==> v25: inputs <==
## DE2_115_Project_Top
module DE2_115_Project_Top (
    input  wire        CLOCK_50,
    input  wire        RST,       
    input  wire [3:0]  KEY,       
    input  wire [17:0] SW,        
    output wire [7:0]  LCD_DATA,
    output wire        LCD_RS,
    output wire        LCD_RW,
    output wire        LCD_EN,
    output wire        LCD_ON,   
    output wire        LCD_BLON
);
Settings: LEC_CHECK=0, CAP_MARGIN=20, CELL_PAD_IN_SITES_GLOBAL_PLACEMENT=1, CORE_ASPECT_RATIO=0.57, CORE_MARGIN=2, CORE_UTILIZATION=58, CTS_CLUSTER_DIAMETER=169, GPL_ROUTABILITY_DRIVEN=1, PLACE_DENSITY_LB_ADDON=0.18, SLEW_MARGIN=0; clock period 5.76 ns.
run.sh (not shown) runs the stock make flow with config.mk's settings and CLKGATE_MAP_FILE=.
==> v31: changes against v25 <==
- ABC_AREA: default -> 1
- CELL_PAD_IN_SITES_DETAIL_PLACEMENT: default -> 2
- GPL_TIMING_DRIVEN: default -> 0
- TNS_END_PERCENT: default -> 35
==> v29: changes against v25 <==
- ABC_AREA: default -> 1
- CELL_PAD_IN_SITES_GLOBAL_PLACEMENT: 1 -> default
- CORE_ASPECT_RATIO: 0.57 -> default
- CORE_UTILIZATION: 58 -> 72
- CTS_CLUSTER_DIAMETER: 169 -> 250
- CTS_CLUSTER_SIZE: default -> 13
- GPL_ROUTABILITY_DRIVEN: 1 -> default
- PLACE_DENSITY_LB_ADDON: 0.18 -> 0.06
- SETUP_SLACK_MARGIN: default -> 1.85
- SLEW_MARGIN: 0 -> 20
==> flow/constraint.sdc (replaced) <==
create_clock -name core_clock -period 6.82 [get_ports {CLOCK_50}]
set_input_delay 1.3640 -clock core_clock [delete_from_list [all_inputs] [get_ports {CLOCK_50}]]
set_output_delay 1.3640 -clock core_clock [all_outputs]
set_load 0.01 [all_outputs]
==> v7: changes against v25 <==
- CELL_PAD_IN_SITES_GLOBAL_PLACEMENT: 1 -> default
- CORE_ASPECT_RATIO: 0.57 -> default
- CORE_UTILIZATION: 58 -> 64
- CTS_CLUSTER_DIAMETER: 169 -> default
- GPL_ROUTABILITY_DRIVEN: 1 -> default
- PLACE_DENSITY_LB_ADDON: 0.18 -> default
- SLEW_MARGIN: 0 -> 20
==> flow/constraint.sdc (replaced) <==
create_clock -name core_clock -period 8.25 [get_ports {CLOCK_50}]
set_input_delay 1.6500 -clock core_clock [delete_from_list [all_inputs] [get_ports {CLOCK_50}]]
set_output_delay 1.6500 -clock core_clock [all_outputs]
set_load 0.01 [all_outputs]
==> summary of the runs <==
- Flip-flop count is the same in v7 and v25.
- v7 finished clean. v29 produced a layout that fails on negative setup slack. v31 failed in detailed placement, error DPL-0033. v25 finished but fails on negative setup slack.
- Core utilization: v7 < v25 < v29.
- In v25 the synthesized area is larger than in v31, by 1.3%.
- Against v31, the synthesized cell count of v25 is lower by about 23%.
- Fmax: v29 < v25 < v7.
- Register-to-register slack: v7 > v29 > v25.
- Combinational power, highest first: v29, v25, v7.
- The lowest worst setup slack belongs to v25, the highest to v7.

---

==> build 53 <==
Starting RTL as in the previous note.
==> flow/config.mk <==
export PLATFORM = sky130hd
export DESIGN_NAME = DE2_115_Project_Top
export DESIGN_NICKNAME = DE2_115_Project_Top
export VERILOG_FILES = /design/flow/design.v
export SDC_FILE = /design/flow/constraint.sdc
export NUM_CORES = 4
export LEC_CHECK = 0
export CAP_MARGIN = 20
export CELL_PAD_IN_SITES_DETAIL_PLACEMENT = 1
export CORE_ASPECT_RATIO = 0.95
export CORE_MARGIN = 9
export CORE_UTILIZATION = 19
export CTS_CLUSTER_DIAMETER = 147
export MIN_ROUTING_LAYER = met1
export SETUP_SLACK_MARGIN = 4.05
export SLEW_MARGIN = 20
export TNS_END_PERCENT = 70
==> flow/constraint.sdc <==
create_clock -name core_clock -period 20.0 [get_ports {CLOCK_50}]
set_input_delay 4.0000 -clock core_clock [delete_from_list [all_inputs] [get_ports {CLOCK_50}]]
set_output_delay 4.0000 -clock core_clock [all_outputs]
set_load 0.01 [all_outputs]
==> trial 20: changes against build 53 <==
CELL_PAD_IN_SITES_DETAIL_PLACEMENT = default   (was 1)
CORE_ASPECT_RATIO = default   (was 0.95)
CORE_MARGIN = 2   (was 9)
CORE_UTILIZATION = 72   (was 19)
CTS_CLUSTER_DIAMETER = 93   (was 147)
MIN_ROUTING_LAYER = default   (was met1)
SETUP_SLACK_MARGIN = default   (was 4.05)
TNS_END_PERCENT = default   (was 70)
==> flow/constraint.sdc (replaced) <==
create_clock -name core_clock -period 6.82 [get_ports {CLOCK_50}]
set_input_delay 1.3640 -clock core_clock [delete_from_list [all_inputs] [get_ports {CLOCK_50}]]
set_output_delay 1.3640 -clock core_clock [all_outputs]
set_load 0.01 [all_outputs]
==> comparison table <==
| metric | trial 20 | build 53 |
|---|---|---|
| Number of placement rows | 82 | 156 |
| Final-layout clock buffer total | 63 | 69 |
| Portion of total power attributed to the clock network | 43.7% | 43.1% |
| Least setup slack across all paths after layout | -1.06 ns | 9.55 ns |
| Run status | finished with violations | complete, no violations |
| Layout check failures | setup timing | - |
| Total wirelength of the detailed-routed design | 129 mm | 109 mm |
| Number of fillers in the final layout | 2378 | 21.8k |
| Global-route met3 utilization | 12.7% | 1.48% |
| Amount of wire on met2 after detailed routing | 58.7 mm | 52.1 mm |
| Well-Tap Cells | 672 | 2528 |
| Pwr per Cell Area | 168 nW/um2 | 57.2 nW/um2 |
| Postcts setup bufs | 39 | 0 |
| Arr. time, crit path | 8.33 ns | 10.90 ns |
| Smallest hold slack | 0.490 ns | 0.408 ns |
| CTS-repair resized insts | 89 | 0 |
| Dpl cell area | 39900 um2 | 40000 um2 |

---

==> run K <==
Starting RTL as in the previous note.
clock: 8.44 ns
lec_check: 0
cap_margin: 20
core_margin: 2
core_utilization: 70
setup_slack_margin: -0.8
slew_margin: 20
==> inputs of run X, as changes to run K <==
- CORE_UTILIZATION: 70 -> 66
- SETUP_SLACK_MARGIN: -0.8 -> 3.63
==> flow/constraint.sdc (replaced) <==
create_clock -name core_clock -period 13.6 [get_ports {CLOCK_50}]
set_input_delay 2.7200 -clock core_clock [delete_from_list [all_inputs] [get_ports {CLOCK_50}]]
set_output_delay 2.7200 -clock core_clock [all_outputs]
set_load 0.01 [all_outputs]
==> inputs of run Y, as changes to run K <==
- CELL_PAD_IN_SITES_GLOBAL_PLACEMENT: unset -> 0
- CORE_ASPECT_RATIO: unset -> 0.57
- CORE_UTILIZATION: 70 -> 68
- CTS_CLUSTER_DIAMETER: unset -> 169
- GPL_ROUTABILITY_DRIVEN: unset -> 1
- SETUP_SLACK_MARGIN: -0.8 -> 0.79
- SLEW_MARGIN: 20 -> 0
==> flow/constraint.sdc (replaced) <==
create_clock -name core_clock -period 2.85 [get_ports {CLOCK_50}]
set_input_delay 0.5700 -clock core_clock [delete_from_list [all_inputs] [get_ports {CLOCK_50}]]
set_output_delay 0.5700 -clock core_clock [all_outputs]
set_load 0.01 [all_outputs]
==> comparison table <==
Reg2reg path depth: run Y -; run K 33; run X 33
Post-place instance area: run Y 43700 sq um; run K 38000 sq um; run X 37700 sq um
Total net switching power: run Y -; run K 0.00126 W; run X 0.000780 W
Met2 routed WL: run Y -; run K 46700 um; run X 43400 um
Data buffer area share: run Y -; run K 0.0313; run X 0.0196
Clock transition at the register clock pins on the worst setup and hold paths after CTS: run Y -; run K 0.06 ns; run X 0.06 ns
Number of max-slew violations in the final report: run Y -; run K 0; run X 0
Crit path arrival time: run Y -; run K 9.06 ns; run X 9.67 ns
Setup Crit Path Kind: run Y -; run K reg2reg; run X reg2reg
Tapcells inserted: run Y -; run K 680; run X 748
Invs w/o clock: run Y -; run K 188; run X 188
Largest stage delay, worst path: run Y -; run K 0.56 ns; run X 0.69 ns
Sequential-cell power consumption: run Y -; run K 0.00285 W; run X 0.00177 W
Core Area: run Y 53500 sq um; run K 51600 sq um; run X 55100 sq um
Result of the run: run Y did not finish; run K finished with violations; run X finished clean
Last stage reached: run Y global routing (5_1_grt); run K -; run X -
Reasons for failing layout checks: run Y -; run K setup timing; run X -
Total internal power: run Y -; run K 0.00429 W; run X 0.00270 W
Storage element area: run Y -; run K 14900 sq um; run X 14900 sq um
Total CTS buffers: run Y 48; run K 54; run X 53
Final worst hold slack: run Y -; run K 0.365 ns; run X 0.372 ns
Chip width: run Y 312 um; run K 233 um; run X 240 um
Highest metal used: run Y -; run K met5; run X met5
RePlAce Congestion: run Y 0.988; run K 0.977; run X 0.923
Slew headroom: run Y -; run K 0.206; run X 0.176
Endpoint required time on the critical path: run Y -; run K 8.76 ns; run X 13.92 ns

---

==> build 7 <==
DE2_115_Project_Top again, from the RTL that the note above started with.
make LEC_CHECK=0 ABC_AREA=1 CAP_MARGIN=20 CELL_PAD_IN_SITES_GLOBAL_PLACEMENT=0 CORE_ASPECT_RATIO=0.92 CORE_MARGIN=2 CORE_UTILIZATION=72 CTS_CLUSTER_DIAMETER=66 GPL_ROUTABILITY_DRIVEN=1 PLACE_DENSITY_LB_ADDON=0.06 SETUP_SLACK_MARGIN=2.02 SLEW_MARGIN=40 finish   # period 6.99 ns
==> trial 85 (differences from build 7) <==
- CELL_PAD_IN_SITES_GLOBAL_PLACEMENT: 0 -> unset
- CORE_ASPECT_RATIO: 0.92 -> unset
- CTS_CLUSTER_DIAMETER: 66 -> 94
- GPL_ROUTABILITY_DRIVEN: 1 -> unset
- PLACE_DENSITY_LB_ADDON: 0.06 -> 0.04
- SETUP_SLACK_MARGIN: 2.02 -> -0.58
- SLEW_MARGIN: 40 -> 20
==> flow/constraint.sdc (replaced) <==
create_clock -name core_clock -period 5.77 [get_ports {CLOCK_50}]
set_input_delay 1.1540 -clock core_clock [delete_from_list [all_inputs] [get_ports {CLOCK_50}]]
set_output_delay 1.1540 -clock core_clock [all_outputs]
set_load 0.01 [all_outputs]
==> notes <==
Worst setup slack: trial 85 is worse than build 7 (1.2 ns).
Against build 7, the design area of trial 85 is larger by 2.7%.
In trial 85 the first-iteration DRC count is lower than in build 7, by 16%.
In trial 85 the utilization is higher than in build 7, by 1.6 points.
Trial 85 completed and failed the layout checks on negative setup slack. Build 7 ran to the end with violations: negative setup slack.
Against trial 85, the critical path depth of build 7 is lower by 5.
Against trial 85, the global-route usage of build 7 is lower by 1.2 points.
Against build 7, the clock-buffer cell count of trial 85 is higher by 2.
Via count: trial 85 is higher than build 7 (about 1.4%).
==> figures <==
	trial 85	build 7
Outcome	complete, but fails checks	complete, but fails checks
Layout check failures	negative setup slack	negative setup slack
Data required time of the worst path	6.08 ns	7.34 ns
Non-clock buffer share of cell area	9.111%	6.348%
Setup_tns	-19.54 ns	-2.679 ns
Highest routed metal layer	met4	met5
Capture instance of the worst register-to-register path	display_ctrl.lcd_buffer[31][3]	display_ctrl.lcd_buffer[29][1]
Mean routed wirelength per cell	20.81 um	21.54 um
Met2 wirelength from detailed routing	53470 um	52760 um
Final critical-path required period	7.276 ns	7.299 ns
Slowest Stage Delay on Critical Path	0.45 ns	0.42 ns
Number of vias after detailed routing	35691	35201
Worst skew pair latency	0.66 ns	0.64 ns
Combinational share of cell area	43.96%	45.95%
Clock Power	3860 uW	2940 uW
Core box area	49860 um^2	49480 um^2
Depth of the worst register-to-register path	64	59
Cell Count, Final, Fillers Out	5660	5431
Post-Route Hold Slack	0.4277 ns	0.4252 ns
Power is estimated from default activity; no workload was simulated.
